==> flow/design.v <==
module coeff_selector #(
    parameter TAP_WIDTH      = 32,
    parameter FF_TAP_COUNT   = 4,
    parameter FB_TAP_COUNT   = 3,
    parameter NUM_LP_FILTERS   = 20
)
(
    input  logic [8:0]           filter_index,   
    output logic [FF_TAP_COUNT*TAP_WIDTH-1:0]   B_flat,        
    output logic [FB_TAP_COUNT*TAP_WIDTH-1:0]   A_flat         
);
    logic signed [TAP_WIDTH-1:0] mem [0:NUM_LP_FILTERS*2*FF_TAP_COUNT-1];
    initial begin
        mem[0*8+0*4+0] = 2;
        mem[0*8+0*4+1] = 6;
        mem[0*8+0*4+2] = 6;
        mem[0*8+0*4+3] = 2;
        mem[0*8+1*4+0] = -22432;
        mem[0*8+1*4+1] = 20560;
        mem[0*8+1*4+2] = -6303;
        mem[0*8+1*4+3] = 0;
        mem[1*8+0*4+0] = 14;
        mem[1*8+0*4+1] = 43;
        mem[1*8+0*4+2] = 43;
        mem[1*8+0*4+3] = 14;
        mem[1*8+1*4+0] = -20298;
        mem[1*8+1*4+1] = 17066;
        mem[1*8+1*4+2] = -4845;
        mem[1*8+1*4+3] = 0;
        mem[2*8+0*4+0] = 43;
        mem[2*8+0*4+1] = 130;
        mem[2*8+0*4+2] = 130;
        mem[2*8+0*4+3] = 43;
        mem[2*8+1*4+0] = -18179;
        mem[2*8+1*4+1] = 14050;
        mem[2*8+1*4+2] = -3715;
        mem[2*8+1*4+3] = 0;
        mem[3*8+0*4+0] = 92;
        mem[3*8+0*4+1] = 278;
        mem[3*8+0*4+2] = 278;
        mem[3*8+0*4+3] = 92;
        mem[3*8+1*4+0] = -16080;
        mem[3*8+1*4+1] = 11468;
        mem[3*8+1*4+2] = -2837;
        mem[3*8+1*4+3] = 0;
        mem[4*8+0*4+0] = 164;
        mem[4*8+0*4+1] = 493;
        mem[4*8+0*4+2] = 493;
        mem[4*8+0*4+3] = 164;
        mem[4*8+1*4+0] = -14004;
        mem[4*8+1*4+1] = 9282;
        mem[4*8+1*4+2] = -2154;
        mem[4*8+1*4+3] = 0;
        mem[5*8+0*4+0] = 259;
        mem[5*8+0*4+1] = 778;
        mem[5*8+0*4+2] = 778;
        mem[5*8+0*4+3] = 259;
        mem[5*8+1*4+0] = -11952;
        mem[5*8+1*4+1] = 7457;
        mem[5*8+1*4+2] = -1620;
        mem[5*8+1*4+3] = 0;
        mem[6*8+0*4+0] = 378;
        mem[6*8+0*4+1] = 1136;
        mem[6*8+0*4+2] = 1136;
        mem[6*8+0*4+3] = 378;
        mem[6*8+1*4+0] = -9922;
        mem[6*8+1*4+1] = 5962;
        mem[6*8+1*4+2] = -1201;
        mem[6*8+1*4+3] = 0;
        mem[7*8+0*4+0] = 523;
        mem[7*8+0*4+1] = 1569;
        mem[7*8+0*4+2] = 1569;
        mem[7*8+0*4+3] = 523;
        mem[7*8+1*4+0] = -7911;
        mem[7*8+1*4+1] = 4773;
        mem[7*8+1*4+2] = -868;
        mem[7*8+1*4+3] = 0;
        mem[8*8+0*4+0] = 692;
        mem[8*8+0*4+1] = 2078;
        mem[8*8+0*4+2] = 2078;
        mem[8*8+0*4+3] = 692;
        mem[8*8+1*4+0] = -5918;
        mem[8*8+1*4+1] = 3868;
        mem[8*8+1*4+2] = -599;
        mem[8*8+1*4+3] = 0;
        mem[9*8+0*4+0] = 888;
        mem[9*8+0*4+1] = 2666;
        mem[9*8+0*4+2] = 2666;
        mem[9*8+0*4+3] = 888;
        mem[9*8+1*4+0] = -3937;
        mem[9*8+1*4+1] = 3232;
        mem[9*8+1*4+2] = -376;
        mem[9*8+1*4+3] = 0;
        mem[10*8+0*4+0] = 1112;
        mem[10*8+0*4+1] = 3337;
        mem[10*8+0*4+2] = 3337;
        mem[10*8+0*4+3] = 1112;
        mem[10*8+1*4+0] = -1966;
        mem[10*8+1*4+1] = 2855;
        mem[10*8+1*4+2] = -181;
        mem[10*8+1*4+3] = 0;
        mem[11*8+0*4+0] = 1365;
        mem[11*8+0*4+1] = 4095;
        mem[11*8+0*4+2] = 4095;
        mem[11*8+0*4+3] = 1365;
        mem[11*8+1*4+0] = -0;
        mem[11*8+1*4+1] = 2730;
        mem[11*8+1*4+2] = -0;
        mem[11*8+1*4+3] = 0;
        mem[12*8+0*4+0] = 1649;
        mem[12*8+0*4+1] = 4948;
        mem[12*8+0*4+2] = 4948;
        mem[12*8+0*4+3] = 1649;
        mem[12*8+1*4+0] = 1966;
        mem[12*8+1*4+1] = 2855;
        mem[12*8+1*4+2] = 181;
        mem[12*8+1*4+3] = 0;
        mem[13*8+0*4+0] = 1967;
        mem[13*8+0*4+1] = 5901;
        mem[13*8+0*4+2] = 5901;
        mem[13*8+0*4+3] = 1967;
        mem[13*8+1*4+0] = 3937;
        mem[13*8+1*4+1] = 3232;
        mem[13*8+1*4+2] = 376;
        mem[13*8+1*4+3] = 0;
        mem[14*8+0*4+0] = 2322;
        mem[14*8+0*4+1] = 6966;
        mem[14*8+0*4+2] = 6966;
        mem[14*8+0*4+3] = 2322;
        mem[14*8+1*4+0] = 5918;
        mem[14*8+1*4+1] = 3868;
        mem[14*8+1*4+2] = 599;
        mem[14*8+1*4+3] = 0;
        mem[15*8+0*4+0] = 2718;
        mem[15*8+0*4+1] = 8154;
        mem[15*8+0*4+2] = 8154;
        mem[15*8+0*4+3] = 2718;
        mem[15*8+1*4+0] = 7911;
        mem[15*8+1*4+1] = 4773;
        mem[15*8+1*4+2] = 868;
        mem[15*8+1*4+3] = 0;
        mem[16*8+0*4+0] = 3159;
        mem[16*8+0*4+1] = 9479;
        mem[16*8+0*4+2] = 9479;
        mem[16*8+0*4+3] = 3159;
        mem[16*8+1*4+0] = 9922;
        mem[16*8+1*4+1] = 5962;
        mem[16*8+1*4+2] = 1201;
        mem[16*8+1*4+3] = 0;
        mem[17*8+0*4+0] = 3652;
        mem[17*8+0*4+1] = 10958;
        mem[17*8+0*4+2] = 10958;
        mem[17*8+0*4+3] = 3652;
        mem[17*8+1*4+0] = 11952;
        mem[17*8+1*4+1] = 7457;
        mem[17*8+1*4+2] = 1620;
        mem[17*8+1*4+3] = 0;
        mem[18*8+0*4+0] = 4204;
        mem[18*8+0*4+1] = 12612;
        mem[18*8+0*4+2] = 12612;
        mem[18*8+0*4+3] = 4204;
        mem[18*8+1*4+0] = 14004;
        mem[18*8+1*4+1] = 9282;
        mem[18*8+1*4+2] = 2154;
        mem[18*8+1*4+3] = 0;
        mem[19*8+0*4+0] = 4822;
        mem[19*8+0*4+1] = 14467;
        mem[19*8+0*4+2] = 14467;
        mem[19*8+0*4+3] = 4822;
        mem[19*8+1*4+0] = 16080;
        mem[19*8+1*4+1] = 11468;
        mem[19*8+1*4+2] = 2837;
        mem[19*8+1*4+3] = 0;
    end
    always_comb begin
        B_flat = '0;
        A_flat = '0;
        if (filter_index < NUM_LP_FILTERS) begin
            B_flat[0*TAP_WIDTH +: TAP_WIDTH] = mem[filter_index*8+0*4+0];
            B_flat[1*TAP_WIDTH +: TAP_WIDTH] = mem[filter_index*8+0*4+1];
            B_flat[2*TAP_WIDTH +: TAP_WIDTH] = mem[filter_index*8+0*4+2];
            B_flat[3*TAP_WIDTH +: TAP_WIDTH] = mem[filter_index*8+0*4+3];
            A_flat[0*TAP_WIDTH +: TAP_WIDTH] = mem[filter_index*8+1*4+0];
            A_flat[1*TAP_WIDTH +: TAP_WIDTH] = mem[filter_index*8+1*4+1];
            A_flat[2*TAP_WIDTH +: TAP_WIDTH] = mem[filter_index*8+1*4+2];
        end
    end
endmodule
module iir_filter 
#(
    parameter DATA_IN_WIDTH  = 16,
    parameter DATA_OUT_WIDTH = 32,
    parameter TAP_WIDTH      = 16,
    parameter FF_TAP_COUNT   = 4,
    parameter FB_TAP_COUNT   = 3
)
(
    input  wire                               clk,
    input  wire                               reset_n,
    input  wire   signed [DATA_IN_WIDTH-1:0]  data_in,
    output wire    signed [DATA_OUT_WIDTH-1:0] data_out,
    input  wire   [FF_TAP_COUNT*TAP_WIDTH-1:0] B_flat,
    input  wire   [FB_TAP_COUNT*TAP_WIDTH-1:0] A_flat
);
    reg signed [DATA_IN_WIDTH-1:0] x_delay [0:FF_TAP_COUNT-2];
    reg signed [DATA_OUT_WIDTH-1:0] y_delay [0:FF_TAP_COUNT-2];
    wire signed [DATA_OUT_WIDTH-1:0] w_product_a [0:FB_TAP_COUNT-1];
    wire signed [DATA_OUT_WIDTH-1:0] w_product_b [0:FF_TAP_COUNT-1];
    integer i, j;
    wire signed [DATA_OUT_WIDTH-1:0] sum;
    reg signed [DATA_IN_WIDTH-1:0] r_x;
    reg signed [DATA_OUT_WIDTH-1:0] data_out_reg;
    wire signed [TAP_WIDTH-1:0] B [0:FF_TAP_COUNT-1] ;
    wire signed [TAP_WIDTH-1:0] A [0:FB_TAP_COUNT-1] ;
    generate
        genvar k;
        for (k = 0; k < FF_TAP_COUNT; k = k + 1) begin : b_unpack
            assign B[k] = B_flat[k*TAP_WIDTH +: TAP_WIDTH];
        end
        for (k = 0; k < FB_TAP_COUNT; k = k + 1) begin : a_unpack
            assign A[k] = A_flat[k*TAP_WIDTH +: TAP_WIDTH];
        end
    endgenerate
    always @(posedge clk or negedge reset_n) begin
        if (!reset_n) begin
            for (i = 0; i < FF_TAP_COUNT-1; i = i + 1)
                x_delay[i] <= 0;
            for (j = 0; j < FF_TAP_COUNT-1; j = j + 1)
                y_delay[j] <= 0;
            r_x <= 0;
            data_out_reg <= 0;
        end else begin
            r_x <= data_in;
            for (i = 1; i < FF_TAP_COUNT-1; i = i + 1)
                x_delay[i] <= x_delay[i-1];
            x_delay[0] <= r_x;
            for (j = 1; j < FF_TAP_COUNT-1; j = j + 1)
                y_delay[j] <= y_delay[j-1];
            y_delay[0] <= sum >>> TAP_WIDTH-3;
            data_out_reg <= sum >>> TAP_WIDTH-3;
        end
    end
    generate
		 genvar o;
		 for (o = 0; o < FB_TAP_COUNT; o = o + 1) begin : a_loop
		 assign w_product_a[o] = (-(A[o]) * y_delay[o]);
		 end
    endgenerate
    generate
		 genvar c;
		 for (c = 1; c < FF_TAP_COUNT; c = c + 1) begin : b_loop
		 assign w_product_b[c] = B[c] * x_delay[c-1];
		 end
    endgenerate
    assign w_product_b[0] = B[0] * r_x;
    wire signed [DATA_OUT_WIDTH-1:0] sum_a = w_product_a[0]+w_product_a[1]+w_product_a[2];
    wire signed [DATA_OUT_WIDTH-1:0] sum_b = w_product_b[0]+w_product_b[1]+w_product_b[2]+w_product_b[3];
    assign sum = sum_a + sum_b;
    assign data_out = data_out_reg;
endmodule
module iir_variable_filter
#(
    parameter DATA_IN_WIDTH  = 16,
    parameter DATA_OUT_WIDTH = 32,
    parameter TAP_WIDTH      = 16,
    parameter FF_TAP_COUNT   = 4,
    parameter FB_TAP_COUNT   = 3,
    parameter NUM_LP_FILTERS = 20
)
(
    input  wire                               clk,
    input  wire                               reset_n,
    input  wire        [8:0]                  filter_index,
    input  wire signed [DATA_IN_WIDTH-1:0]    data_in,
    output wire signed [DATA_OUT_WIDTH-1:0]   data_out
);
    wire [FF_TAP_COUNT*TAP_WIDTH-1:0] B_flat;
    wire [FB_TAP_COUNT*TAP_WIDTH-1:0] A_flat;
    coeff_selector #(
        .TAP_WIDTH(TAP_WIDTH),
        .FF_TAP_COUNT(FF_TAP_COUNT),
        .FB_TAP_COUNT(FB_TAP_COUNT),
        .NUM_LP_FILTERS(NUM_LP_FILTERS)
    ) coeff_sel (
        .filter_index(filter_index),
        .B_flat(B_flat),
        .A_flat(A_flat)
    );
    iir_filter #(
        .DATA_IN_WIDTH(DATA_IN_WIDTH),
        .DATA_OUT_WIDTH(DATA_OUT_WIDTH),
        .TAP_WIDTH(TAP_WIDTH),
        .FF_TAP_COUNT(FF_TAP_COUNT),
        .FB_TAP_COUNT(FB_TAP_COUNT)
    ) IIR (
        .clk(clk),
        .reset_n(reset_n),
        .data_in(data_in),
        .data_out(data_out),
        .B_flat(B_flat),
        .A_flat(A_flat)
    );
endmodule
==> flow/run.sh <==
#!/bin/bash
# the make line also repeats each setting of config.mk as NAME=value (left out here)
make -C /OpenROAD-flow-scripts/flow DESIGN_CONFIG=/design/flow/config.mk WORK_HOME=/design/flow/orfs CLKGATE_MAP_FILE= finish
==> flow/config.mk <==
export PLATFORM = sky130hd
export DESIGN_NAME = iir_variable_filter
export DESIGN_NICKNAME = iir_variable_filter
export VERILOG_FILES = /design/flow/design.v
export SDC_FILE = /design/flow/constraint.sdc
export NUM_CORES = 4
export LEC_CHECK = 0
export ABC_AREA = 1
export CAP_MARGIN = 20
export CORE_MARGIN = 2
export CORE_UTILIZATION = 71
export CTS_CLUSTER_DIAMETER = 238
export HOLD_SLACK_MARGIN = -0.09
export SLEW_MARGIN = 20
==> flow/constraint.sdc <==
create_clock -name core_clock -period 9.67 [get_ports {clk}]
set_input_delay 1.9340 -clock core_clock [delete_from_list [all_inputs] [get_ports {clk}]]
set_output_delay 1.9340 -clock core_clock [all_outputs]
set_load 0.01 [all_outputs]
==> results.sh, run 1 <==
# source this file to load flow results
export IMPL_status="complete, but fails checks"
export IMPL_so_faults="negative setup slack"
export IMPL_die_x_um=327
export IMPL_critical_path_class="in -> reg"
export IMPL_cts_tree="done"
export IMPL_hold_depth=0
export IMPL_ys_sh_simple=0.147
export IMPL_finalWirelength_um=296000
export IMPL_crit_path_start_kind="input pin"
export IMPL_fin_ws_ns=-2.44
export IMPL_fp_util=0.716
export IMPL_clk_pin_slew_ns=0.08
export IMPL_min_to="IIR.x_delay[2][1]"
export IMPL_nets=11900
export IMPL_finalMaxSlewViolations=0
export IMPL_top_cells_by_area="fa_1 (54%), inv_1 (13%), ha_1 (9.8%)"
export IMPL_maxCapViolCount=0
export IMPL_drt_iter0_markers=8876
export IMPL_aoi_share=0.00857
export IMPL_top_area_cell="fa_1"
export IMPL_synthCells=8616
export IMPL_reg2reg_slack_ns=0.08
export IMPL_endpoint="IIR.y_delay[0][18]"
export IMPL_period_needed_ns=12.11
export IMPL_common_cells="inv_1 (2638), fa_1 (2006), nand2_1 (1503)"
export IMPL_period_used=1.25
export IMPL_path_depth=50
export IMPL_antenna_found_initial=19
export IMPL_finalClockSkew_ns=0.0324
export IMPL_maxSlewHeadroom=0.168
export IMPL_first_global_vias=72100
export IMPL_grt_max_degree=58
export IMPL_warnings=51
export IMPL_grt_pass1_wl_um=437000
export IMPL_cts_root_buffer="clkbuf_16"
export IMPL_yosys_area_mm2=0.0742
export IMPL_r2r_end="IIR.y_delay[0][18]"
export IMPL_synth_warnings=4
export IMPL_arrival_ns=12.56
export IMPL_clkSinkCount=121
export IMPL_ant_nets=0
export IMPL_cp_startpoint="filter_index[0]"
export IMPL_ys_types=53
export IMPL_gr_total_overflow=0
export IMPL_syn_cell_area_mm2=0.0742
export IMPL_crit_family="adder cells"
export IMPL_hold_viol=0
export IMPL_ys_flops=121
export IMPL_syn_avg_cell_area_um2=8.61
export IMPL_cp_slowest_cell="fa_1"
export IMPL_synthMuxAreaShare=0
export IMPL_worst_slew_pin_slew_ns=1.25
export IMPL_gp_congestion=1.14
export IMPL_cpMostUsedCell="fa_1"
export IMPL_grt_util_all_layers=0.575
export IMPL_wl_per_cell_um=27.6
export IMPL_dp_hpwl_um=248000
export IMPL_fp_nets=11200
export IMPL_area_growth_pct=13.7
export IMPL_num_vias=65000
export IMPL_adder_share=0.640
export IMPL_drc_errors=0
export IMPL_top_area_frac=0.542
export IMPL_critPathCaptureType="register"
export IMPL_dieArea_mm2=0.107
export IMPL_postSynthSeqShare=0.0408
export IMPL_worstRegToRegCells=37
export IMPL_cp_max_fo=10
export IMPL_row_count=118
export IMPL_cp_slowest_stage_delay_ns=0.61
export IMPL_timing_rr_start="IIR.y_delay[1][1]"
export IMPL_port_buffers=58
export IMPL_fillers=6220
export IMPL_die_h_um=327
export IMPL_via_per_inst=6.08
export IMPL_cts_buffers_inserted=17
export IMPL_io_pins=59
export IMPL_fmax_mhz=82.6
export IMPL_setup_violations=19
export IMPL_yosysMostFrequentCell="inv_1"
export IMPL_first_pass_iters=9
export IMPL_rsz0062_at_grt="yes"
export IMPL_synth_stat_cells=8616
export IMPL_seq_area_mm2=0.00303
export IMPL_logic_area_mm2=0.0606
export IMPL_clk_latency_ns=0.57
export IMPL_critical_path_buf_inv_count=17
export IMPL_ff_type="dfrtp_1"
export IMPL_worstPathRequired_ns=10.11
export IMPL_async_reset_ff_frac=1.00
export IMPL_min_path_type="reg -> reg"
export IMPL_top_logic_kind="adder cells"
export IMPL_synth_edff_count=0
export IMPL_h_tree_depth=4
export IMPL_core_area_mm2=0.103
export IMPL_pre_cts_ws_ns=-3.51
export IMPL_post_synth_xor_area_fraction=0.00839
export IMPL_clk_path_buf_depth=2
export IMPL_worstHoldStart="IIR.x_delay[1][1]"
stage by stage:
step	util	hold WS [ns]	setup TNS, ns	cells	cell area (µm²)
after floorplan	-	0.352	-35.98	8616	74500
after global placement	0.798	0.359	-55.25	10600	82600
after detailed placement	0.798	0.370	-60.19	10600	82600
after CTS	0.811	0.387	-31.97	10700	83900
after global routing	0.814	0.393	-44.46	10700	84300
final	0.815	0.394	-38.55	10700	84300
layer usage:
layer / share of wire / global-route usage / wire length (µm) / vias to the layer above
li1: - / - / - / 25200
met1: 0.30 / 0.644 / 89100 / 31600
met2: 0.42 / 0.830 / 124000 / 5947
met3: 0.15 / 0.249 / 45700 / 2320
met4: 0.12 / 0.523 / 36300 / 14
met5: 0.00083 / 0.0111 / 246 / -
cell type report:
| class | count | share of cell area |
|---|---|---|
| antenna | 20 | 0.000594 |
| clock buffer | 20 | 0.00530 |
| clock inverter | 10 | 0.00145 |
| inverter | 2692 | 0.120 |
| multi-input combinational | 5484 | 0.718 |
| sequential | 121 | 0.0359 |
| tap | 1380 | 0.0205 |
| timing repair buffer | 977 | 0.0977 |
repair_timing:
item                       CTS  global route
hold buffers                 0             0
gates resized              171            65
setup endpoints to repair   19            19
setup buffers               31            15
pin swaps                  103            62
==> run 2: changes to the inputs <==
ABC_AREA = not set   (was 1)
CORE_UTILIZATION = 72   (was 71)
CTS_CLUSTER_DIAMETER = not set   (was 238)
HOLD_SLACK_MARGIN = not set   (was -0.09)
PLACE_DENSITY = 0.42   (was not set)
clock period = 13.2 ns   (was 9.67 ns; I/O delays follow)
==> run 2 against run 1 <==
Still fails the layout checks on negative setup slack. Wire length is 17% lower. Critical endpoint unchanged. Global-route usage fell by 8.2 points. Critical path type unchanged. Utilization decreased by 1.2 points. Die area down 0.76%. First-iteration DRC count down 41%. Critical path depth shrank 8. Area after synthesis up 0.63%. Count of clock-buffer cells in the layout shrank 3. Synthesized cell count down 6.8%.
==> results.sh, run 2 <==
# source this file to load flow results
export IMPL_fin_util=0.803
export IMPL_syn_avg_cell_area_um2=9.29
export IMPL_ant_nets=0
export IMPL_clkSinkCount=121
export IMPL_top_cells_by_area="fa_1 (54%), inv_1 (12%), ha_1 (9.7%)"
export IMPL_cts_tree="done"
export IMPL_rsz0062_at_grt="yes"
export IMPL_fillers=6530
export IMPL_fmax_mhz=74.6
export IMPL_ff_type="dfrtp_1"
export IMPL_yosys_area_mm2=0.0746
export IMPL_antenna_found_initial=10
export IMPL_fp_nets=10600
export IMPL_gr_total_overflow=0
export IMPL_via_per_inst=5.83
export IMPL_first_global_vias=65400
export IMPL_arrival_ns=13.84
export IMPL_synth_warnings=4
export IMPL_common_cells="inv_1 (2336), fa_1 (2006), nand2_1 (1114)"
export IMPL_synthCells=8032
export IMPL_grt_pass1_wl_um=381000
export IMPL_crit_path_start_kind="input pin"
export IMPL_top_area_cell="fa_1"
export IMPL_cpMostUsedCell="fa_1"
export IMPL_adder_share=0.636
export IMPL_cts_root_buffer="clkbuf_16"
export IMPL_finalClockSkew_ns=0.0197
export IMPL_cp_slowest_cell="fa_1"
export IMPL_finalMaxSlewViolations=0
export IMPL_hold_depth=0
export IMPL_worstHoldStart="IIR.y_delay[1][3]"
export IMPL_pre_cts_ws_ns=-1.59
export IMPL_critical_path_buf_inv_count=9
export IMPL_nets=11000
export IMPL_period_needed_ns=13.41
export IMPL_fin_tns_setup_ns=-0.400
export IMPL_path_depth=42
export IMPL_synthMuxAreaShare=0.00102
export IMPL_warnings=51
export IMPL_cp_max_fo=5
export IMPL_ys_flops=121
export IMPL_row_count=118
export IMPL_clk_latency_ns=0.56
export IMPL_syn_cell_area_mm2=0.0746
export IMPL_die_x_um=326
export IMPL_drc_errors=0
export IMPL_seq_area_mm2=0.00303
export IMPL_post_synth_xor_area_fraction=0.0194
export IMPL_grt_util_all_layers=0.492
export IMPL_critPathCaptureType="register"
export IMPL_logic_area_mm2=0.0623
export IMPL_synth_edff_count=0
export IMPL_aoi_share=0.0176
export IMPL_ys_sh_simple=0.147
export IMPL_endpoint="IIR.y_delay[0][18]"
export IMPL_min_to="IIR.y_delay[2][3]"
export IMPL_core_area_mm2=0.103
export IMPL_reg2reg_slack_ns=2.77
export IMPL_timing_rr_start="IIR.x_delay[1][15]"
export IMPL_yosysMostFrequentCell="inv_1"
export IMPL_fp_util=0.723
export IMPL_finalNonFillerCells=9809
export IMPL_ys_types=84
export IMPL_h_tree_depth=4
export IMPL_dieArea_mm2=0.106
export IMPL_gp_congestion=1.06
export IMPL_async_reset_ff_frac=1.00
export IMPL_port_buffers=58
export IMPL_fin_ws_ns=-0.212
export IMPL_cp_slowest_stage_delay_ns=0.55
export IMPL_postSynthSeqShare=0.0406
export IMPL_worst_hold_slack_ns=0.389
export IMPL_cts_buffers_inserted=17
export IMPL_first_pass_iters=6
export IMPL_period_used=1.02
export IMPL_setup_violations=3
export IMPL_worstRegToRegCells=33
export IMPL_dp_cells=9729
export IMPL_die_h_um=326
export IMPL_finalWirelength_um=246000
export IMPL_grt_max_degree=46
export IMPL_r2r_end="IIR.y_delay[0][18]"
export IMPL_num_vias=57200
export IMPL_maxCapViolCount=0
export IMPL_worst_slew_pin_slew_ns=1.23
export IMPL_hold_viol=0
export IMPL_crit_family="adder cells"
export IMPL_cp_startpoint="filter_index[0]"
export IMPL_cts_hold_buf=0
export IMPL_drt_iter0_markers=5228
export IMPL_area_growth_pct=11.1
export IMPL_dp_hpwl_um=206000
export IMPL_top_area_frac=0.538
export IMPL_synth_stat_cells=8032
export IMPL_io_pins=59
export IMPL_top_logic_kind="adder cells"
export IMPL_min_path_type="reg -> reg"
export IMPL_maxSlewHeadroom=0.177
export IMPL_clk_path_buf_depth=2
export IMPL_clk_pin_slew_ns=0.07
export IMPL_status="complete, but fails checks"
export IMPL_so_faults="negative setup slack"
export IMPL_wl_per_cell_um=25.1
export IMPL_critical_path_class="in -> reg"
export IMPL_worstPathRequired_ns=13.63
run 2: per-stage QoR:
| step | instance area, µm² |
|---|---|
| floorplan | 75000 |
| global placement | 81200 |
| detailed placement | 81200 |
| CTS | 82700 |
| global route | 82900 |
| finish | 82900 |
run 2: area by class of cell:
cell class | count | share of cell area
Multi-Input combinational cell | 5186 | 0.751
Inverter | 2338 | 0.106
Timing Repair Buffer | 751 | 0.0780
Sequential cell | 121 | 0.0366
Tap cell | 1380 | 0.0208
Clock buffer | 17 | 0.00513
Clock inverter | 15 | 0.00232
Antenna cell | 1 | 0.0000302
run 2: per-layer routing:
layer | wire [µm] | up-vias | track usage
met5 | 46 | - | 0
met4 | 24900 | 8 | 0.386
met2 | 112000 | 3710 | 0.761
met3 | 27100 | 1222 | 0.127
li1 | - | 23200 | -
met1 | 82200 | 29100 | 0.594
run 2: timing repair:
action	CTS	global route
buffers inserted	36	9
resized	136	29
gates cloned	2	0
setup endpoints to repair	14	5
pin swaps	67	21
==> run 3: changes to the inputs <==
CAP_MARGIN = 15   (was 20)
GPL_TIMING_DRIVEN = 1   (was not set)
HOLD_SLACK_MARGIN = -0.05   (was not set)
MAX_ROUTING_LAYER = met4   (was not set)
MIN_ROUTING_LAYER = met1   (was not set)
PLACE_DENSITY = not set   (was 0.42)
SLEW_MARGIN = 5   (was 20)
TNS_END_PERCENT = 25   (was not set)
clock period = 11.3 ns   (was 13.2 ns; I/O delays follow)
==> run 3 against run 2 <==
The layout still fails its checks (negative setup slack). Global-route usage up 1.6 points. Sequential cell count unchanged. Largest cell class unchanged. Sequential share of layout area about the same. Die area unchanged. Synthesized cell count unchanged. Critical path depth up 2.
==> results.sh, run 3 <==
# source this file to load flow results
export IMPL_adder_share=0.636
export IMPL_first_pass_iters=6
export IMPL_reg2reg_slack_ns=0.95
export IMPL_dieArea_mm2=0.106
export IMPL_top_area_cell="fa_1"
export IMPL_port_buffers=58
export IMPL_pre_cts_ws_ns=-2.95
export IMPL_top_area_frac=0.538
export IMPL_common_cells="inv_1 (2336), fa_1 (2006), nand2_1 (1114)"
export IMPL_synthCells=8032
export IMPL_syn_avg_cell_area_um2=9.29
export IMPL_crit_family="adder cells"
export IMPL_num_vias=57500
export IMPL_ff_type="dfrtp_1"
export IMPL_async_reset_ff_frac=1.00
export IMPL_grt_max_degree=67
export IMPL_maxSlewHeadroom=0.204
export IMPL_seq_area_mm2=0.00303
export IMPL_ys_flops=121
export IMPL_endpoint="IIR.y_delay[0][18]"
export IMPL_rsz0062_at_grt="yes"
export IMPL_synth_stat_cells=8032
export IMPL_min_path_type="reg -> reg"
export IMPL_so_faults="negative setup slack"
export IMPL_clk_pin_slew_ns=0.09
export IMPL_critPathCaptureType="register"
export IMPL_synth_edff_count=0
export IMPL_yosysMostFrequentCell="inv_1"
export IMPL_syn_cell_area_mm2=0.0746
export IMPL_worstPathRequired_ns=11.75
export IMPL_finalWirelength_um=248000
export IMPL_worstHoldStart="IIR.y_delay[0][11]"
export IMPL_postSynthSeqShare=0.0406
export IMPL_r2r_end="IIR.y_delay[0][18]"
export IMPL_cp_max_fo=5
export IMPL_ys_sh_simple=0.147
export IMPL_top_logic_kind="adder cells"
export IMPL_yosys_area_mm2=0.0746
export IMPL_nets=11100
export IMPL_fin_util=0.806
export IMPL_clk_path_buf_depth=2
export IMPL_worstRegToRegCells=30
export IMPL_critical_path_class="in -> reg"
export IMPL_antenna_found_initial=21
export IMPL_maxCapViolCount=0
export IMPL_arrival_ns=13.49
export IMPL_post_synth_xor_area_fraction=0.0194
export IMPL_crit_path_start_kind="input pin"
export IMPL_cpMostUsedCell="fa_1"
export IMPL_period_used=1.15
export IMPL_fp_nets=10600
export IMPL_fillers=6411
export IMPL_h_tree_depth=4
export IMPL_logic_area_mm2=0.0622
export IMPL_finalMaxSlewViolations=0
export IMPL_gp_congestion=1.06
export IMPL_area_growth_pct=11.5
export IMPL_path_depth=44
export IMPL_hold_depth=0
export IMPL_top_cells_by_area="fa_1 (54%), inv_1 (12%), ha_1 (9.7%)"
export IMPL_hold_viol=0
export IMPL_drc_errors=0
export IMPL_period_needed_ns=13.04
export IMPL_cp_startpoint="filter_index[0]"
export IMPL_timing_rr_start="IIR.x_delay[0][10]"
export IMPL_grt_pass1_wl_um=382000
export IMPL_worst_slew_pin_slew_ns=1.19
export IMPL_fin_ws_ns=-1.74
export IMPL_cts_root_buffer="clkbuf_16"
export IMPL_critical_path_buf_inv_count=11
export IMPL_finalClockSkew_ns=0.0177
export IMPL_core_area_mm2=0.103
export IMPL_cts_hold_buf=0
export IMPL_gr_total_overflow=0
export IMPL_dp_hpwl_um=208000
export IMPL_cp_slowest_stage_delay_ns=0.60
export IMPL_min_to="IIR.y_delay[1][11]"
export IMPL_first_global_vias=65200
export IMPL_die_h_um=326
export IMPL_grt_util_all_layers=0.508
export IMPL_io_pins=59
export IMPL_status="complete, but fails checks"
export IMPL_ys_types=84
export IMPL_cts_tree="done"
export IMPL_clkSinkCount=121
export IMPL_via_per_inst=5.84
export IMPL_die_x_um=326
export IMPL_setup_violations=19
export IMPL_cp_slowest_cell="fa_1"
export IMPL_wl_per_cell_um=25.1
export IMPL_synthMuxAreaShare=0.00102
export IMPL_clk_latency_ns=0.56
export IMPL_warnings=51
export IMPL_synth_warnings=4
export IMPL_ant_nets=0
export IMPL_row_count=118
export IMPL_cts_buffers_inserted=17
export IMPL_fmax_mhz=76.7
export IMPL_drt_iter0_markers=5705
export IMPL_aoi_share=0.0176
export IMPL_fp_util=0.723
## run 3: per-stage QoR
stage	setup TNS [ns]	area [µm²]	hold WS, ns	instances
2_1_floorplan	-15.04	75000	0.352	8032
3_3_place_gp	-37.53	81500	0.390	9765
3_5_place_dp	-40.11	81500	0.422	9766
4_1_cts	-15.51	82900	0.440	9835
5_1_grt	-23.26	83200	0.444	9859
6_report	-18.24	83200	0.440	9859
## run 3: repair_timing
action | 4_1_cts | 5_1_grt
pin swaps | 70 | 46
setup endpoints to repair | 19 | 19
buffers inserted | 37 | 7
gates cloned | 1 | 0
resized | 114 | 36
## run 3: per-layer routing
metal / up-vias / GRT usage / part of all wire
met3: 1248 / 0.126 / 0.11
met1: 29100 / 0.600 / 0.33
met2: 3850 / 0.755 / 0.45
li1: 23300 / - / -
met5: - / - / 0
met4: 0 / 0.387 / 0.10
## run 3: cell type report
cell class                 count  share of cell area
multi-input combinational   5185               0.748
inverter                    2338               0.106
timing repair buffer         786              0.0817
sequential                   121              0.0364
tap                         1380              0.0208
clock buffer                  17             0.00511
clock inverter                15             0.00171
antenna                       17            0.000511
==> run 4: changes to the inputs <==
ABC_AREA = 0   (was not set)
CAP_MARGIN = 20   (was 15)
CELL_PAD_IN_SITES_GLOBAL_PLACEMENT = 3   (was not set)
CORE_ASPECT_RATIO = 1.45   (was not set)
CORE_UTILIZATION = 40   (was 72)
CTS_CLUSTER_DIAMETER = 395   (was not set)
CTS_CLUSTER_SIZE = 16   (was not set)
GPL_ROUTABILITY_DRIVEN = 1   (was not set)
HOLD_SLACK_MARGIN = not set   (was -0.05)
SETUP_SLACK_MARGIN = -0.2   (was not set)
SLEW_MARGIN = 10   (was 5)
TNS_END_PERCENT = not set   (was 25)
clock period = 11.8 ns   (was 11.3 ns; I/O delays follow)
==> run 4 against run 3 <==
The layout still fails its checks (negative setup slack). Clock skew up 0.0084 ns. Worst hold slack got worse by 0.0066 ns. Via count down 5.1%. Area after synthesis stayed put. Die area rose by 79%. Final cell count rose by 12%. Sequential share of layout area shrank 0.14 points. Utilization down 34 points. Design area grew 4.1%. Setup slack gained 0.50 ns. Critical endpoint unchanged.
==> results.sh, run 4 <==
# source this file to load flow results
export IMPL_status="complete, but fails checks"
export IMPL_so_faults="negative setup slack"
export IMPL_syn_cell_area_mm2=0.0746
export IMPL_path_depth=43
export IMPL_via_per_inst=4.96
export IMPL_hold_viol=0
export IMPL_cp_slowest_cell="fa_2"
export IMPL_clk_path_buf_depth=2
export IMPL_cts_buffers_inserted=17
export IMPL_postSynthSeqShare=0.0406
export IMPL_logic_area_mm2=0.0625
export IMPL_fmax_mhz=76.6
export IMPL_synthMuxAreaShare=0.00102
export IMPL_cp_startpoint="filter_index[0]"
export IMPL_crit_family="adder cells"
export IMPL_maxSlewHeadroom=0.202
export IMPL_finalClockSkew_ns=0.0262
export IMPL_die_h_um=524
export IMPL_top_area_cell="fa_1"
export IMPL_dieArea_mm2=0.190
export IMPL_critical_path_class="in -> reg"
export IMPL_rsz0062_at_grt="yes"
export IMPL_grt_pass1_wl_um=427000
export IMPL_adder_share=0.636
export IMPL_min_to="IIR.y_delay[1][13]"
export IMPL_timing_rr_start="IIR.x_delay[1][15]"
export IMPL_arrival_ns=13.50
export IMPL_post_synth_xor_area_fraction=0.0194
export IMPL_drt_iter0_markers=2701
export IMPL_r2r_end="IIR.y_delay[0][18]"
export IMPL_crit_path_start_kind="input pin"
export IMPL_nets=11200
export IMPL_synthCells=8032
export IMPL_dp_cells=10900
export IMPL_fp_util=0.403
export IMPL_worstRegToRegCells=33
export IMPL_period_used=1.11
export IMPL_cpMostUsedCell="fa_1"
export IMPL_async_reset_ff_frac=1.00
export IMPL_clk_latency_ns=0.57
export IMPL_antenna_found_initial=14
export IMPL_yosysMostFrequentCell="inv_1"
export IMPL_synth_warnings=4
export IMPL_dp_hpwl_um=256000
export IMPL_drc_errors=0
export IMPL_fillers=18200
export IMPL_ys_flops=121
export IMPL_critical_path_buf_inv_count=12
export IMPL_wl_per_cell_um=26.5
export IMPL_warnings=51
export IMPL_fin_util=0.468
export IMPL_finalWirelength_um=292000
export IMPL_port_buffers=58
export IMPL_top_area_frac=0.538
export IMPL_first_global_vias=62200
export IMPL_fp_nets=10600
export IMPL_synth_stat_cells=8032
export IMPL_gr_total_overflow=0
export IMPL_cts_hold_buf=0
export IMPL_seq_area_mm2=0.00303
export IMPL_min_path_type="reg -> reg"
export IMPL_endpoint="IIR.y_delay[0][18]"
export IMPL_cp_slowest_stage_delay_ns=0.69
export IMPL_first_pass_iters=6
export IMPL_aoi_share=0.0176
export IMPL_top_logic_kind="adder cells"
export IMPL_yosys_area_mm2=0.0746
export IMPL_top_cells_by_area="fa_1 (54%), inv_1 (12%), ha_1 (9.7%)"
export IMPL_common_cells="inv_1 (2336), fa_1 (2006), nand2_1 (1114)"
export IMPL_die_x_um=363
export IMPL_gp_congestion=0.946
export IMPL_finalNonFillerCells=11000
export IMPL_area_growth_pct=16.1
export IMPL_ys_sh_simple=0.147
export IMPL_clk_pin_slew_ns=0.08
export IMPL_worstPathRequired_ns=12.25
export IMPL_ant_nets=0
export IMPL_cp_max_fo=8
export IMPL_syn_avg_cell_area_um2=9.29
export IMPL_finalMaxSlewViolations=0
export IMPL_num_vias=54600
export IMPL_core_area_mm2=0.185
export IMPL_maxCapViolCount=0
export IMPL_fin_ws_ns=-1.25
export IMPL_row_count=190
export IMPL_synth_edff_count=0
export IMPL_setup_violations=19
export IMPL_h_tree_depth=4
export IMPL_ys_types=84
export IMPL_worstHoldStart="IIR.y_delay[0][13]"
export IMPL_critPathCaptureType="register"
export IMPL_io_pins=59
export IMPL_period_needed_ns=13.05
export IMPL_clkSinkCount=121
export IMPL_worst_slew_pin_slew_ns=1.20
export IMPL_ff_type="dfrtp_1"
export IMPL_cts_root_buffer="clkbuf_16"
export IMPL_grt_util_all_layers=0.329
export IMPL_cts_tree="done"
export IMPL_reg2reg_slack_ns=1.36
export IMPL_pre_cts_ws_ns=-3.12
export IMPL_grt_max_degree=51
export IMPL_hold_depth=0
## run 4: per-stage QoR
| stage | hold WS, ns | TNS, ns | area (µm²) |
|---|---|---|---|
| after detailed placement | 0.425 | -41.40 | 84400 |
| after global placement | 0.415 | -38.77 | 84400 |
| after CTS | 0.443 | -9.97 | 85700 |
| after floorplan | 0.352 | -7.25 | 75100 |
| final | 0.433 | -14.90 | 86600 |
| after global routing | 0.435 | -20.74 | 86600 |
## run 4: layout make-up
type                            instances  area share
Antenna cell                            8    0.000231
Clock buffer                           17     0.00491
Clock inverter                         15     0.00173
Inverter                             2338       0.101
Multi-Input combinational cell       5185       0.722
Sequential cell                       121      0.0350
Tap cell                             2400      0.0347
Timing Repair Buffer                  930      0.0997
## run 4: routing by layer
layer	vias to the layer above	routed length, µm	GRT usage
met5	-	0	-
met4	0	17300	0.155
met3	433	7510	0.0200
met2	1193	158000	0.600
met1	29400	109000	0.366
li1	23600	-	-
## run 4: repair_timing
item,in CTS,in global routing
buffers inserted,27,45
gates cloned,1,2
pin swaps,80,116
setup endpoints to repair,19,19
resized,111,129
==> run 5: changes to the inputs <==
ABC_AREA = 1   (was 0)
CELL_PAD_IN_SITES_GLOBAL_PLACEMENT = not set   (was 3)
CORE_ASPECT_RATIO = not set   (was 1.45)
CORE_UTILIZATION = 72   (was 40)
CTS_CLUSTER_DIAMETER = 306   (was 395)
CTS_CLUSTER_SIZE = not set   (was 16)
GPL_ROUTABILITY_DRIVEN = not set   (was 1)
PLACE_DENSITY_LB_ADDON = 0.0   (was not set)
SETUP_SLACK_MARGIN = -0.66   (was -0.2)
SLEW_MARGIN = 30   (was 10)
TNS_END_PERCENT = 25   (was not set)
clock period = 8.45 ns   (was 11.8 ns; I/O delays follow)
==> run 5 against run 4 <==
The layout still fails its checks (negative setup slack). Wire length rose by 0.80%. Design area rose by 0.16%. Sequential cell count did not move. Sequential share of layout area barely moved. First-iteration DRC count rose to 3.2 times the previous value. Clock skew rose by 0.0039 ns. Final cell count fell by 0.54%. Global-route usage rose by 26 points. Critical path type unchanged.
==> results.sh, run 5 <==
# source this file to load flow results
export IMPL_yosys_area_mm2=0.0742
export IMPL_synthMuxAreaShare=0
export IMPL_io_pins=59
export IMPL_fmax_mhz=82.9
export IMPL_first_global_vias=72600
export IMPL_fp_nets=11200
export IMPL_cp_slowest_cell="fa_2"
export IMPL_cts_root_buffer="clkbuf_16"
export IMPL_hold_viol=0
export IMPL_synth_warnings=4
export IMPL_worstRegToRegCells=34
export IMPL_status="complete, but fails checks"
export IMPL_grt_util_all_layers=0.584
export IMPL_rsz0062_at_grt="yes"
export IMPL_setup_violations=19
export IMPL_postSynthSeqShare=0.0408
export IMPL_fin_util=0.851
export IMPL_maxCapViolCount=0
export IMPL_warnings=49
export IMPL_first_pass_iters=10
export IMPL_period_used=1.43
export IMPL_final_cell_area_mm2=0.0867
export IMPL_reg2reg_slack_ns=-1.36
export IMPL_ff_type="dfrtp_1"
export IMPL_crit_path_start_kind="input pin"
export IMPL_die_h_um=325
export IMPL_seq_area_mm2=0.00303
export IMPL_worstHoldStart="IIR.x_delay[1][14]"
export IMPL_clkSinkCount=121
export IMPL_period_needed_ns=12.06
export IMPL_critPathCaptureType="register"
export IMPL_min_path_type="reg -> reg"
export IMPL_hold_depth=0
export IMPL_arrival_ns=12.50
export IMPL_adder_share=0.640
export IMPL_cts_hold_buf=0
export IMPL_antenna_found_initial=24
export IMPL_r2r_end="IIR.y_delay[0][16]"
export IMPL_critical_path_class="in -> reg"
export IMPL_clk_pin_slew_ns=0.08
export IMPL_synth_edff_count=0
export IMPL_post_synth_xor_area_fraction=0.00839
export IMPL_worst_slew_pin_slew_ns=0.834
export IMPL_gr_total_overflow=0
export IMPL_crit_family="adder cells"
export IMPL_finalWirelength_um=294000
export IMPL_ant_nets=0
export IMPL_so_faults="negative setup slack"
export IMPL_endpoint="IIR.y_delay[0][18]"
export IMPL_fillers=5573
export IMPL_cpMostUsedCell="fa_1"
export IMPL_drt_iter0_markers=8638
export IMPL_cp_startpoint="filter_index[1]"
export IMPL_wl_per_cell_um=26.9
export IMPL_worst_hold_slack_ns=0.443
export IMPL_dp_hpwl_um=245000
export IMPL_syn_avg_cell_area_um2=8.61
export IMPL_path_depth=48
export IMPL_async_reset_ff_frac=1.00
export IMPL_synthCells=8616
export IMPL_row_count=117
export IMPL_die_x_um=325
export IMPL_top_area_frac=0.542
export IMPL_num_vias=66300
export IMPL_worstPathRequired_ns=8.89
export IMPL_min_to="IIR.x_delay[2][14]"
export IMPL_port_buffers=58
export IMPL_timing_rr_start="IIR.y_delay[1][1]"
export IMPL_fin_tns_setup_ns=-60.01
export IMPL_yosysMostFrequentCell="inv_1"
export IMPL_syn_cell_area_mm2=0.0742
export IMPL_fp_util=0.728
export IMPL_area_growth_pct=17.0
export IMPL_ys_flops=121
export IMPL_aoi_share=0.00857
export IMPL_synth_stat_cells=8616
export IMPL_cts_buffers_inserted=17
export IMPL_place_area_mm2=0.0846
export IMPL_maxSlewHeadroom=0.444
export IMPL_top_area_cell="fa_1"
export IMPL_fin_ws_ns=-3.61
export IMPL_cts_tree="done"
export IMPL_h_tree_depth=4
export IMPL_gp_congestion=1.17
export IMPL_clk_path_buf_depth=2
export IMPL_finalMaxSlewViolations=0
export IMPL_finalClockSkew_ns=0.0301
export IMPL_dieArea_mm2=0.106
export IMPL_core_area_mm2=0.102
export IMPL_via_per_inst=6.05
export IMPL_common_cells="inv_1 (2638), fa_1 (2006), nand2_1 (1503)"
export IMPL_ys_types=53
export IMPL_drc_errors=0
export IMPL_clk_latency_ns=0.56
export IMPL_cp_slowest_stage_delay_ns=0.67
export IMPL_cp_max_fo=9
export IMPL_grt_max_degree=47
export IMPL_nets=12200
export IMPL_critical_path_buf_inv_count=16
export IMPL_top_logic_kind="adder cells"
export IMPL_logic_area_mm2=0.0607
export IMPL_top_cells_by_area="fa_1 (54%), inv_1 (13%), ha_1 (9.8%)"
export IMPL_ys_sh_simple=0.147
export IMPL_grt_pass1_wl_um=431000
[run 5: final cells by class]
cell class,count,share of cell area
inverter,2692,0.117
clock inverter,12,0.00199
clock buffer,20,0.00527
sequential,121,0.0349
timing repair buffer,1221,0.120
antenna,37,0.00107
multi-input combinational,5484,0.700
tap,1368,0.0197
[run 5: what timing repair did]
item | 4_1_cts | 5_1_grt
cloned | 0 | 0
pin swaps | 94 | 150
setup buffers | 32 | 28
gates resized | 181 | 132
endpoints found under the setup margin | 19 | 19
[run 5: stage by stage]
step	setup slack, ns	instances
after global routing	-3.72	10900
after detailed placement	-4.67	10800
after global placement	-4.51	10800
after floorplan	-3.31	8616
final	-3.61	11000
after CTS	-3.02	10900
[run 5: per-layer routing]
layer	global-route usage	share of wire	wire length (µm)	vias up
li1	-	-	-	25700
met1	0.623	0.29	84700	31700
met2	0.821	0.42	123000	6146
met3	0.247	0.16	47900	2681
met4	0.538	0.13	39000	0
met5	-	0	0	-
==> run 6: changes to the inputs <==
ABC_AREA = not set   (was 1)
CAP_MARGIN = 5   (was 20)
CORE_ASPECT_RATIO = 0.59   (was not set)
CORE_MARGIN = 3   (was 2)
CORE_UTILIZATION = 33   (was 72)
CTS_CLUSTER_DIAMETER = not set   (was 306)
CTS_CLUSTER_SIZE = 49   (was not set)
GPL_ROUTABILITY_DRIVEN = 1   (was not set)
MAX_ROUTING_LAYER = not set   (was met4)
MIN_ROUTING_LAYER = not set   (was met1)
PLACE_DENSITY_LB_ADDON = 0.07   (was 0.0)
SETUP_SLACK_MARGIN = not set   (was -0.66)
SLEW_MARGIN = 20   (was 30)
TNS_END_PERCENT = 65   (was 25)
clock period = 17.7 ns   (was 8.45 ns; I/O delays follow)
==> run 6 against run 5 <==
Now clean on timing, DRC and antenna. Critical path depth shrank 4. Sequential cell count is the same. Count of clock-buffer cells in the layout grew 11. Largest cell class unchanged.
==> results.sh, run 6 <==
# source this file to load flow results
export IMPL_status="complete, no violations"
export IMPL_nets=10600
export IMPL_cts_resized=0
export IMPL_synthMuxAreaShare=0.00102
export IMPL_port_buffers=58
export IMPL_num_vias=52200
export IMPL_fin_ws_ns=0.776
export IMPL_top_area_cell="fa_1"
export IMPL_h_tree_depth=4
export IMPL_reg2reg_slack_ns=6.39
export IMPL_ys_types=84
export IMPL_row_count=133
export IMPL_cts_setup_buffers=0
export IMPL_gp_congestion=0.966
export IMPL_worstRegToRegCells=32
export IMPL_crit_path_start_kind="input pin"
export IMPL_drc_errors=0
export IMPL_cts_tree="done"
export IMPL_first_pass_iters=6
export IMPL_synth_stat_cells=8032
export IMPL_maxCapViolCount=0
export IMPL_cp_startpoint="filter_index[0]"
export IMPL_critPathCaptureType="register"
export IMPL_setup_violations=0
export IMPL_worstHoldStart="IIR.y_delay[0][14]"
export IMPL_cp_slowest_stage_delay_ns=0.84
export IMPL_warnings=46
export IMPL_core_area_mm2=0.224
export IMPL_gr_total_overflow=0
export IMPL_fin_tns_setup_ns=0
export IMPL_top_area_frac=0.538
export IMPL_common_cells="inv_1 (2336), fa_1 (2006), nand2_1 (1114)"
export IMPL_yosysMostFrequentCell="inv_1"
export IMPL_top_cells_by_area="fa_1 (54%), inv_1 (12%), ha_1 (9.7%)"
export IMPL_period_needed_ns=16.92
export IMPL_dieArea_mm2=0.232
export IMPL_hold_viol=0
export IMPL_cts_hold_buf=0
export IMPL_min_to="IIR.y_delay[1][14]"
export IMPL_clkSinkCount=121
export IMPL_io_pins=59
export IMPL_rsz0062_at_grt="no"
export IMPL_die_x_um=625
export IMPL_area_growth_pct=7.45
export IMPL_path_depth=44
export IMPL_aoi_share=0.0176
export IMPL_clk_path_buf_depth=3
export IMPL_cp_slowest_cell="nor2_1"
export IMPL_syn_avg_cell_area_um2=9.29
export IMPL_synth_warnings=4
export IMPL_async_reset_ff_frac=1.00
export IMPL_worstPathRequired_ns=18.14
export IMPL_crit_family="adder cells"
export IMPL_endpoint="IIR.y_delay[0][18]"
export IMPL_first_global_vias=57200
export IMPL_timing_rr_start="IIR.x_delay[1][5]"
export IMPL_critical_path_class="in -> reg"
export IMPL_min_path_type="reg -> reg"
export IMPL_postSynthSeqShare=0.0406
export IMPL_clk_latency_ns=0.57
export IMPL_syn_cell_area_mm2=0.0746
export IMPL_worst_hold_slack_ns=0.390
export IMPL_die_h_um=371
export IMPL_finalNonFillerCells=10900
export IMPL_grt_max_degree=50
export IMPL_yosys_area_mm2=0.0746
export IMPL_ys_flops=121
export IMPL_wl_per_cell_um=26.8
export IMPL_top_logic_kind="adder cells"
export IMPL_critical_path_buf_inv_count=11
export IMPL_r2r_end="IIR.y_delay[0][18]"
export IMPL_post_synth_xor_area_fraction=0.0194
export IMPL_cp_max_fo=12
export IMPL_adder_share=0.636
export IMPL_grt_util_all_layers=0.261
export IMPL_maxSlewHeadroom=0.227
export IMPL_pre_cts_ws_ns=0.473
export IMPL_fp_util=0.333
export IMPL_final_cell_area_mm2=0.0802
export IMPL_hold_depth=0
export IMPL_cpMostUsedCell="fa_1"
export IMPL_via_per_inst=4.77
export IMPL_place_area_mm2=0.0794
export IMPL_grt_pass1_wl_um=431000
export IMPL_finalMaxSlewViolations=0
export IMPL_fp_nets=10600
export IMPL_synth_edff_count=0
export IMPL_clk_pin_slew_ns=0.07
export IMPL_period_used=0.956
export IMPL_antenna_found_initial=28
export IMPL_finalWirelength_um=293000
export IMPL_fin_util=0.358
export IMPL_worst_slew_pin_slew_ns=1.16
export IMPL_drt_iter0_markers=4720
export IMPL_finalClockSkew_ns=0.0256
export IMPL_cts_buffers_inserted=25
export IMPL_ff_type="dfrtp_1"
export IMPL_dp_hpwl_um=249000
export IMPL_dp_cells=10900
export IMPL_arrival_ns=17.36
export IMPL_synthCells=8032
export IMPL_ys_sh_simple=0.147
export IMPL_ant_nets=0
export IMPL_fmax_mhz=59.1
export IMPL_cts_root_buffer="clkbuf_16"
run 6: layout make-up:
type	instances	area (µm²)
fill	23300	144000
multi-input combinational	5185	61500
inverter	2338	8780
tap	2970	3720
sequential	121	3040
timing repair buffer	294	2410
clock buffer	31	698
antenna	8	20.0
clock inverter	2	10.0
run 6: metal layers:
layer / GRT usage / routed length (µm) / part of all wire / vias up
met5: 0 / 28 / 0.000096 / -
met4: 0.0241 / 2520 / 0.0086 / 4
met3: 0.0640 / 25100 / 0.086 / 113
met2: 0.349 / 113000 / 0.38 / 1766
met1: 0.428 / 153000 / 0.52 / 28000
li1: - / - / - / 22300
==> run 7: changes to the inputs <==
ABC_AREA = 1   (was not set)
CAP_MARGIN = 15   (was 5)
CORE_ASPECT_RATIO = 0.63   (was 0.59)
CORE_MARGIN = 2   (was 3)
CORE_UTILIZATION = 72   (was 33)
CTS_CLUSTER_DIAMETER = 260   (was not set)
CTS_CLUSTER_SIZE = not set   (was 49)
GPL_ROUTABILITY_DRIVEN = not set   (was 1)
GPL_TIMING_DRIVEN = not set   (was 1)
PLACE_DENSITY = 0.36   (was not set)
PLACE_DENSITY_LB_ADDON = not set   (was 0.07)
SETUP_SLACK_MARGIN = 2.35   (was not set)
TNS_END_PERCENT = 15   (was 65)
clock period = 8.18 ns   (was 17.7 ns; I/O delays follow)
==> run 7 against run 6 <==
The layout now fails its checks (negative setup slack). Setup slack got worse by 4.3 ns. Area after synthesis fell by 0.62%. Non-clock buffer count increased by 976. Wire length is 9.2% higher. Sequential share of layout area fell by 0.32 points. First-iteration DRC count rose to 2.5 times the previous value. Utilization increased by 50 points. Via count increased by 31%.
==> results.sh, run 7 <==
# source this file to load flow results
export IMPL_cts_root_buffer="clkbuf_16"
export IMPL_period_needed_ns=11.75
export IMPL_fp_nets=11200
export IMPL_dp_cells=10900
export IMPL_dp_hpwl_um=266000
export IMPL_fin_tns_setup_ns=-62.26
export IMPL_clk_latency_ns=0.57
export IMPL_so_faults="negative setup slack"
export IMPL_finalClockSkew_ns=0.0242
export IMPL_ant_nets=0
export IMPL_drt_iter0_markers=12000
export IMPL_critPathCaptureType="register"
export IMPL_finalNonFillerCells=11000
export IMPL_yosysMostFrequentCell="inv_1"
export IMPL_worst_slew_pin_slew_ns=0.993
export IMPL_postSynthSeqShare=0.0408
export IMPL_cpMostUsedCell="nand2_1"
export IMPL_arrival_ns=12.20
export IMPL_synth_warnings=4
export IMPL_via_per_inst=6.24
export IMPL_dieArea_mm2=0.106
export IMPL_critical_path_class="in -> reg"
export IMPL_r2r_end="IIR.y_delay[0][16]"
export IMPL_area_growth_pct=17.6
export IMPL_core_area_mm2=0.102
export IMPL_syn_cell_area_mm2=0.0742
export IMPL_synthMuxAreaShare=0
export IMPL_pre_cts_ws_ns=-4.98
export IMPL_cts_buffers_inserted=17
export IMPL_antenna_found_initial=20
export IMPL_top_area_cell="fa_1"
export IMPL_min_to="IIR.x_delay[2][14]"
export IMPL_cts_tree="done"
export IMPL_io_pins=59
export IMPL_status="complete, but fails checks"
export IMPL_min_path_type="reg -> reg"
export IMPL_hold_depth=0
export IMPL_maxSlewHeadroom=0.338
export IMPL_setup_violations=19
export IMPL_top_logic_kind="adder cells"
export IMPL_endpoint="IIR.y_delay[0][18]"
export IMPL_worstRegToRegCells=36
export IMPL_ff_type="dfrtp_1"
export IMPL_common_cells="inv_1 (2638), fa_1 (2006), nand2_1 (1503)"
export IMPL_top_area_frac=0.542
export IMPL_drc_errors=0
export IMPL_cp_slowest_cell="fa_1"
export IMPL_row_count=93
export IMPL_die_h_um=259
export IMPL_warnings=51
export IMPL_grt_max_degree=55
export IMPL_synth_stat_cells=8616
export IMPL_fp_util=0.726
export IMPL_aoi_share=0.00857
export IMPL_ys_flops=121
export IMPL_finalMaxSlewViolations=0
export IMPL_syn_avg_cell_area_um2=8.61
export IMPL_first_global_vias=72100
export IMPL_period_used=1.44
export IMPL_synth_edff_count=0
export IMPL_cp_startpoint="filter_index[3]"
export IMPL_maxCapViolCount=0
export IMPL_gr_total_overflow=0
export IMPL_fin_util=0.854
export IMPL_clk_pin_slew_ns=0.08
export IMPL_nets=12200
export IMPL_critical_path_buf_inv_count=17
export IMPL_crit_path_start_kind="input pin"
export IMPL_cts_hold_buf=0
export IMPL_first_pass_iters=22
export IMPL_cp_max_fo=6
export IMPL_yosys_area_mm2=0.0742
export IMPL_fin_ws_ns=-3.57
export IMPL_num_vias=68600
export IMPL_synthCells=8616
export IMPL_ys_sh_simple=0.147
export IMPL_async_reset_ff_frac=1.00
export IMPL_worstHoldStart="IIR.x_delay[1][14]"
export IMPL_finalWirelength_um=320000
export IMPL_clkSinkCount=121
export IMPL_post_synth_xor_area_fraction=0.00839
export IMPL_fmax_mhz=85.1
export IMPL_grt_util_all_layers=0.616
export IMPL_gp_congestion=1.20
export IMPL_top_cells_by_area="fa_1 (54%), inv_1 (13%), ha_1 (9.8%)"
export IMPL_h_tree_depth=4
export IMPL_clk_path_buf_depth=2
export IMPL_grt_pass1_wl_um=461000
export IMPL_reg2reg_slack_ns=-1.45
export IMPL_timing_rr_start="IIR.x_delay[1][10]"
export IMPL_crit_family="adder cells"
export IMPL_wl_per_cell_um=29.1
export IMPL_ys_types=53
export IMPL_port_buffers=58
export IMPL_cp_slowest_stage_delay_ns=0.65
export IMPL_worstPathRequired_ns=8.64
export IMPL_die_x_um=408
export IMPL_rsz0062_at_grt="yes"
export IMPL_path_depth=52
export IMPL_adder_share=0.640
export IMPL_hold_viol=0
## run 7: cell type report
class | count | area (µm²)
diodes | 18 | 45.0
inverters | 2692 | 10200
multi-input cells | 5484 | 60700
flip-flops and latches | 121 | 3030
fillers | 5488 | 15000
clock inverters | 14 | 141
repair buffers | 1270 | 11000
clock buffers | 17 | 425
well taps | 1377 | 1720
## run 7: through the flow
step	hold slack (ns)	area [µm²]
3_3_place_gp	0.361	85000
2_1_floorplan	0.352	74400
3_5_place_dp	0.364	85000
5_1_grt	0.391	87200
4_1_cts	0.380	86500
6_report	0.380	87200
## run 7: what timing repair did
| action | 4_1_cts | 5_1_grt |
|---|---|---|
| gates resized | 196 | 139 |
| gates cloned | 0 | 1 |
| endpoints found under the hold margin | 0 | 0 |
| pin swaps | 112 | 81 |
| setup endpoints to repair | 19 | 19 |
| buffers inserted | 37 | 22 |
## run 7: layer usage
layer,share of wire,vias to the layer above,GRT usage
met5,0.0062,-,0.0712
met1,0.32,32900,0.751
met3,0.23,2258,0.449
met2,0.36,7490,0.766
li1,-,25800,-
met4,0.089,65,0.377
==> run 8: changes to the inputs <==
CORE_ASPECT_RATIO = 0.5   (was 0.63)
CTS_CLUSTER_DIAMETER = 235   (was 260)
GPL_TIMING_DRIVEN = 1   (was not set)
HOLD_SLACK_MARGIN = -0.05   (was not set)
MAX_ROUTING_LAYER = met4   (was not set)
MIN_ROUTING_LAYER = met1   (was not set)
PLACE_DENSITY = not set   (was 0.36)
SETUP_SLACK_MARGIN = 1.98   (was 2.35)
SLEW_MARGIN = 5   (was 20)
==> run 8 against run 7 <==
Die area barely moved. Area after synthesis did not move. Synthesized cell count did not move. The flow now stops in global routing (5_1_grt).
==> results.sh, run 8 <==
# flow metrics
export IMPL_h_tree_depth=4
export IMPL_clk_path_buf_depth=2
export IMPL_synthCells=8616
export IMPL_cts_root_buffer="clkbuf_16"
export IMPL_common_cells="inv_1 (2638), fa_1 (2006), nand2_1 (1503)"
export IMPL_cts_buffers_inserted=17
export IMPL_post_synth_xor_area_fraction=0.00839
export IMPL_port_buffers=58
export IMPL_aoi_share=0.00857
export IMPL_synthMuxAreaShare=0
export IMPL_cts_hold_buf=0
export IMPL_synth_edff_count=0
export IMPL_clkSinkCount=121
export IMPL_ys_flops=121
export IMPL_synth_stat_cells=8616
export IMPL_top_logic_kind="adder cells"
export IMPL_fp_nets=11200
export IMPL_gp_congestion=1.20
export IMPL_die_x_um=458
export IMPL_core_area_mm2=0.102
export IMPL_postSynthSeqShare=0.0408
export IMPL_adder_share=0.640
export IMPL_dp_hpwl_um=262000
export IMPL_async_reset_ff_frac=1.00
export IMPL_syn_avg_cell_area_um2=8.61
export IMPL_ff_type="dfrtp_1"
export IMPL_top_area_cell="fa_1"
export IMPL_syn_cell_area_mm2=0.0742
export IMPL_status="stopped before the end"
export IMPL_yosysMostFrequentCell="inv_1"
export IMPL_fp_util=0.725
export IMPL_stop_stage="global routing (5_1_grt)"
export IMPL_row_count=83
export IMPL_pre_cts_ws_ns=-5.00
export IMPL_die_h_um=231
export IMPL_io_pins=59
export IMPL_ys_sh_simple=0.147
export IMPL_dieArea_mm2=0.106
export IMPL_ys_types=53
export IMPL_yosys_area_mm2=0.0742
export IMPL_top_cells_by_area="fa_1 (54%), inv_1 (13%), ha_1 (9.8%)"
export IMPL_top_area_frac=0.542
export IMPL_synth_warnings=4
run 8: timing repair:
item                       4_1_cts
setup endpoints to repair       19
pin swaps                      119
gates resized                  207
buffers inserted                29
run 8: per-stage QoR:
step | TNS [ns] | cell area [µm²] | std cells
global placement | -82.14 | 85900 | 10900
CTS | -55.51 | 87400 | 11000
floorplan | -59.56 | 74400 | 8616
detailed placement | -89.12 | 85900 | 10900
